// reciprocal_float
module reciprocal_float(
    input clk, rst,
    input start,
    input [31:0] x,
    output [31:0] out,
    output done, zero_flag
);
    wire loadE, loadM, loadS;
    wire selE, start_cordic;
    wire done_cordic, zero_input;
    reciprocal_float_DP DP (
        .clk(clk),
        .rst(rst),
        .x(x),
        .loadE(loadE),
        .loadM(loadM),
        .loadS(loadS),
        .selE(selE),
        .start_cordic(start_cordic),
        .out(out),
        .done_cordic(done_cordic),
        .zero_flag(zero_input)
    );
    reciprocal_float_CU CU (
        .clk(clk),
        .rst(rst),
        .start(start),
        .done_cordic(done_cordic),
        .zero_input(zero_input),
        .loadE(loadE),
        .loadM(loadM),
        .loadS(loadS),
        .selE(selE),
        .start_cordic(start_cordic),
        .done(done),
        .zero_flag(zero_flag)
    );
endmodule
Settings: LEC_CHECK=0, ABC_AREA=1, CAP_MARGIN=0, CORE_ASPECT_RATIO=0.91, CORE_MARGIN=2, CORE_UTILIZATION=72, CTS_CLUSTER_DIAMETER=214, HOLD_SLACK_MARGIN=0.05, MAX_ROUTING_LAYER=met5, PLACE_DENSITY=0.37, SLEW_MARGIN=20, TNS_END_PERCENT=35; clock period 9.21 ns.
run.sh (not shown) runs the stock make flow with config.mk's settings and CLKGATE_MAP_FILE=.
The baseline finished clean.
Next try:
==> flow/config.mk (replaced) <==
export PLATFORM = sky130hd
export DESIGN_NAME = reciprocal_float
export DESIGN_NICKNAME = reciprocal_float
export VERILOG_FILES = /design/flow/design.v
export SDC_FILE = /design/flow/constraint.sdc
export NUM_CORES = 4
export LEC_CHECK = 0
export CAP_MARGIN = 20
export CORE_MARGIN = 2
export CORE_UTILIZATION = 39
export SLEW_MARGIN = 20
==> flow/constraint.sdc (replaced) <==
create_clock -name core_clock -period 11.9 [get_ports {clk}]
set_input_delay 2.3800 -clock core_clock [delete_from_list [all_inputs] [get_ports {clk}]]
set_output_delay 2.3800 -clock core_clock [all_outputs]
set_load 0.01 [all_outputs]
Outcome: Synthesized area drops by a few percent. Global-route usage fell by 17 points. Design area came out lower slightly. Die area grows by well over a third. Non-clock buffer count climbs by 6. Routed wire length went down by a few percent. Worst setup slack improved by 2100 ps. Via count goes down by about a fifth. First-iteration DRC count decreases by well over a third. Power is lower by a quarter to a third.
Next try:
--- a/flow/config.mk
+++ b/flow/config.mk
@@ -8,4 +8,4 @@
 export CAP_MARGIN = 20
 export CORE_MARGIN = 2
-export CORE_UTILIZATION = 39
+export CORE_UTILIZATION = 40
 export SLEW_MARGIN = 20
==> flow/constraint.sdc (replaced) <==
create_clock -name core_clock -period 11.0 [get_ports {clk}]
set_input_delay 2.2000 -clock core_clock [delete_from_list [all_inputs] [get_ports {clk}]]
set_output_delay 2.2000 -clock core_clock [all_outputs]
set_load 0.01 [all_outputs]
After rerunning: The new run passed the timing, design-rule and antenna checks. Final area is unchanged. Cell count is lower by 2.4%. Core utilization is higher by 1.3 points. Flip-flop count does not change. Synthesized cell count is unchanged. Setup slack loses 1100 ps. Sequential power is higher by 8.4%. Register-to-register slack loses 1100 ps.

========
reciprocal_float again, from the RTL that the note above started with.
make LEC_CHECK=0 ABC_AREA=1 CAP_MARGIN=20 CORE_MARGIN=2 CORE_UTILIZATION=72 CTS_CLUSTER_DIAMETER=371 CTS_CLUSTER_SIZE=10 SETUP_SLACK_MARGIN=-0.42 SLEW_MARGIN=20 finish   # period 4.17 ns
The baseline ran to the end with violations: negative setup slack.
Change:
ABC_AREA = not set   (was 1)
CORE_UTILIZATION = 65   (was 72)
CTS_CLUSTER_DIAMETER = not set   (was 371)
CTS_CLUSTER_SIZE = not set   (was 10)
SETUP_SLACK_MARGIN = not set   (was -0.42)
clock period = 5.14 ns   (was 4.17 ns; I/O delays follow)
Result:
- The changed run finished with negative setup slack left
- utilization came out lower by 1.4 points
- die size is higher by about 7.5%
- design area rose by 7.3%
- via count fell by about 13%
- worst setup slack stays flat
- register-to-register slack hardly moves
- non-clock buffer count climbs by 110
Change:
CORE_UTILIZATION = 72   (was 65)
CTS_CLUSTER_DIAMETER = 84   (was not set)
PLACE_DENSITY_LB_ADDON = 0.28   (was not set)
Effect: The new run ended with an error in global routing; synthesized area does not change; die area goes down by 9.4%; synthesized cell count does not change.
Change:
ABC_AREA = 1   (was not set)
CTS_CLUSTER_DIAMETER = not set   (was 84)
CTS_CLUSTER_SIZE = 10   (was not set)
PLACE_DENSITY_LB_ADDON = not set   (was 0.28)
SETUP_SLACK_MARGIN = 1.59   (was not set)
clock period = 6.54 ns   (was 5.14 ns; I/O delays follow)
After rerunning: This time the run passed the timing, design-rule and antenna checks. Synthesized cell count went up by about 37%. Die area went up by 2.7%. Area after synthesis went up by about 2.8%.

========
Starting RTL as in the previous note.
// reciprocal_float
module reciprocal_float(
    input clk, rst,
    input start,
    input [31:0] x,
    output [31:0] out,
    output done, zero_flag
);
==> flow/config.mk <==
export PLATFORM = sky130hd
export DESIGN_NAME = reciprocal_float
export DESIGN_NICKNAME = reciprocal_float
export VERILOG_FILES = /design/flow/design.v
export SDC_FILE = /design/flow/constraint.sdc
export NUM_CORES = 4
export LEC_CHECK = 0
export ABC_AREA = 1
export CAP_MARGIN = 0
export CORE_ASPECT_RATIO = 0.73
export CORE_MARGIN = 2
export CORE_UTILIZATION = 72
export HOLD_SLACK_MARGIN = -0.04
export MAX_ROUTING_LAYER = met5
export PLACE_DENSITY = 0.64
export SETUP_SLACK_MARGIN = 3.11
export SLEW_MARGIN = 20
export TNS_END_PERCENT = 35
==> flow/constraint.sdc <==
create_clock -name core_clock -period 9.21 [get_ports {clk}]
set_input_delay 1.8420 -clock core_clock [delete_from_list [all_inputs] [get_ports {clk}]]
set_output_delay 1.8420 -clock core_clock [all_outputs]
set_load 0.01 [all_outputs]
The starting point finished with timing, DRC and antenna clean.
Rerun with:
ABC_AREA = not set   (was 1)
CAP_MARGIN = 20   (was 0)
CORE_UTILIZATION = 61   (was 72)
HOLD_SLACK_MARGIN = not set   (was -0.04)
PLACE_DENSITY = 0.65   (was 0.64)
SETUP_SLACK_MARGIN = -0.11   (was 3.11)
clock period = 5.26 ns   (was 9.21 ns; I/O delays follow)
- The changed run finished with setup timing left
- maximum frequency is lower by about 5.7%
- die area went up by 14%
- count of clock-buffer cells in the layout falls by 1
- hold slack barely changes
- core utilization came out lower by 4.7 points
Rerun with:
CORE_ASPECT_RATIO = not set   (was 0.73)
CORE_UTILIZATION = 44   (was 61)
MAX_ROUTING_LAYER = not set   (was met5)
PLACE_DENSITY = not set   (was 0.65)
SETUP_SLACK_MARGIN = not set   (was -0.11)
TNS_END_PERCENT = not set   (was 35)
clock period = 6.16 ns   (was 5.26 ns; I/O delays follow)
What happened:
- The changed run went through all stages and came out clean
- global-route usage falls by 8.7 points
- cell count shrinks by 2.8%
- power falls by 21%
- count of clock-buffer cells in the layout grows by 1
- utilization goes down by 26 points
- combinational power goes down by 37%
- cell area goes down by 8.9%

========
reciprocal_float again, from the RTL that the note above started with.
Settings: LEC_CHECK=0, ABC_AREA=1, CAP_MARGIN=0, CORE_ASPECT_RATIO=0.73, CORE_MARGIN=2, CORE_UTILIZATION=72, CTS_CLUSTER_DIAMETER=214, HOLD_SLACK_MARGIN=-0.04, MAX_ROUTING_LAYER=met5, PLACE_DENSITY=0.37, SLEW_MARGIN=20, TNS_END_PERCENT=35; clock period 9.21 ns.
The starting point passed the timing, design-rule and antenna checks.
Rerun with:
- ABC_AREA: 1 -> default
- CAP_MARGIN: 0 -> 20
- CORE_UTILIZATION: 72 -> 19
- CTS_CLUSTER_DIAMETER: 214 -> default
- HOLD_SLACK_MARGIN: -0.04 -> default
- PLACE_DENSITY: 0.37 -> 0.65
- SETUP_SLACK_MARGIN: default -> 3.11
- clock period: 9.21 -> 11.4 ns (I/O delays scaled with it)
Outcome: The new run finished with timing, DRC and antenna clean; area after synthesis shrinks by about 2.7%; count of clock-buffer cells in the layout grows by 1; combinational power shrinks by about 50%; die area grows to 3.6 times its value; routed wire length grows by about 6%; register-to-register slack gets better by 1.2 ns; worst setup slack gets better by 1.2 ns; critical path depth shrinks by 6; hold slack gets worse by 0.0050 ns.
Rerun with:
- CORE_UTILIZATION: 19 -> 60
- CTS_CLUSTER_DIAMETER: default -> 166
- CTS_CLUSTER_SIZE: default -> 100
Result: The changed run completed without violations; synthesized area does not change; count of clock-buffer cells in the layout goes down by 2; first-iteration DRC count falls by 19%; non-clock buffer count stays the same; power came out higher by 0.31%; final area falls by 5.0%.
Rerun with:
- ABC_AREA: default -> 1
- CAP_MARGIN: 20 -> 30
- CORE_ASPECT_RATIO: 0.73 -> 0.74
- CORE_MARGIN: 2 -> 8
- CORE_UTILIZATION: 60 -> 19
- CTS_CLUSTER_DIAMETER: 166 -> default
- CTS_CLUSTER_SIZE: 100 -> 47
- GPL_ROUTABILITY_DRIVEN: default -> 0
- GPL_TIMING_DRIVEN: default -> 0
- MIN_ROUTING_LAYER: default -> met2
- SETUP_SLACK_MARGIN: 3.11 -> default
- SLEW_MARGIN: 20 -> 25
- TNS_END_PERCENT: 35 -> 30
After rerunning:
- utilization goes down by 45 points
- non-clock buffer count is higher by 53
- worst hold slack gets better by 0.0090 ns
- wire length rose by 42%
- cell count is higher by 72%
- power came out higher by 24%
- clock skew hardly moves
- first-iteration DRC count went up to 4.8 times its value
- sequential cell count stays the same
- global-route usage goes down by 12 points

========
reciprocal_float again, from the RTL that the note above started with.
Design reciprocal_float, start of the top module:
module reciprocal_float(
    input clk, rst,
    input start,
    input [31:0] x,
    output [31:0] out,
    output done, zero_flag
);
    wire loadE, loadM, loadS;
    wire selE, start_cordic;
    wire done_cordic, zero_input;
    reciprocal_float_DP DP (
        .clk(clk),
        .rst(rst),
        .x(x),
        .loadE(loadE),
        .loadM(loadM),
        .loadS(loadS),
        .selE(selE),
        .start_cordic(start_cordic),
        .out(out),
        .done_cordic(done_cordic),
        .zero_flag(zero_input)
    );
    reciprocal_float_CU CU (
        .clk(clk),
        .rst(rst),
        .start(start),
        .done_cordic(done_cordic),
        .zero_input(zero_input),
        .loadE(loadE),
        .loadM(loadM),
        .loadS(loadS),
        .selE(selE),
        .start_cordic(start_cordic),
        .done(done),
        .zero_flag(zero_flag)
    );
endmodule
Settings: LEC_CHECK=0, CAP_MARGIN=15, CORE_MARGIN=2, CORE_UTILIZATION=70, CTS_CLUSTER_DIAMETER=38, CTS_CLUSTER_SIZE=34, SLEW_MARGIN=20; clock period 7.8 ns.
Change:
- HOLD_SLACK_MARGIN: unset -> -0.1
- SETUP_SLACK_MARGIN: unset -> 1.84
- clock period: 7.8 -> 7.83 ns (I/O delays scaled with it)
The changed run finished with timing, DRC and antenna clean.
Synthesized cell count is unchanged.
Area after synthesis stays the same.
Clock power hardly moves.
Final cell count climbs by 0.96%.
Sequential cell count is unchanged.
Wire length increases by 4.1%.
Non-clock buffer count went up by 12.
Power and IR drop assume default switching activity.
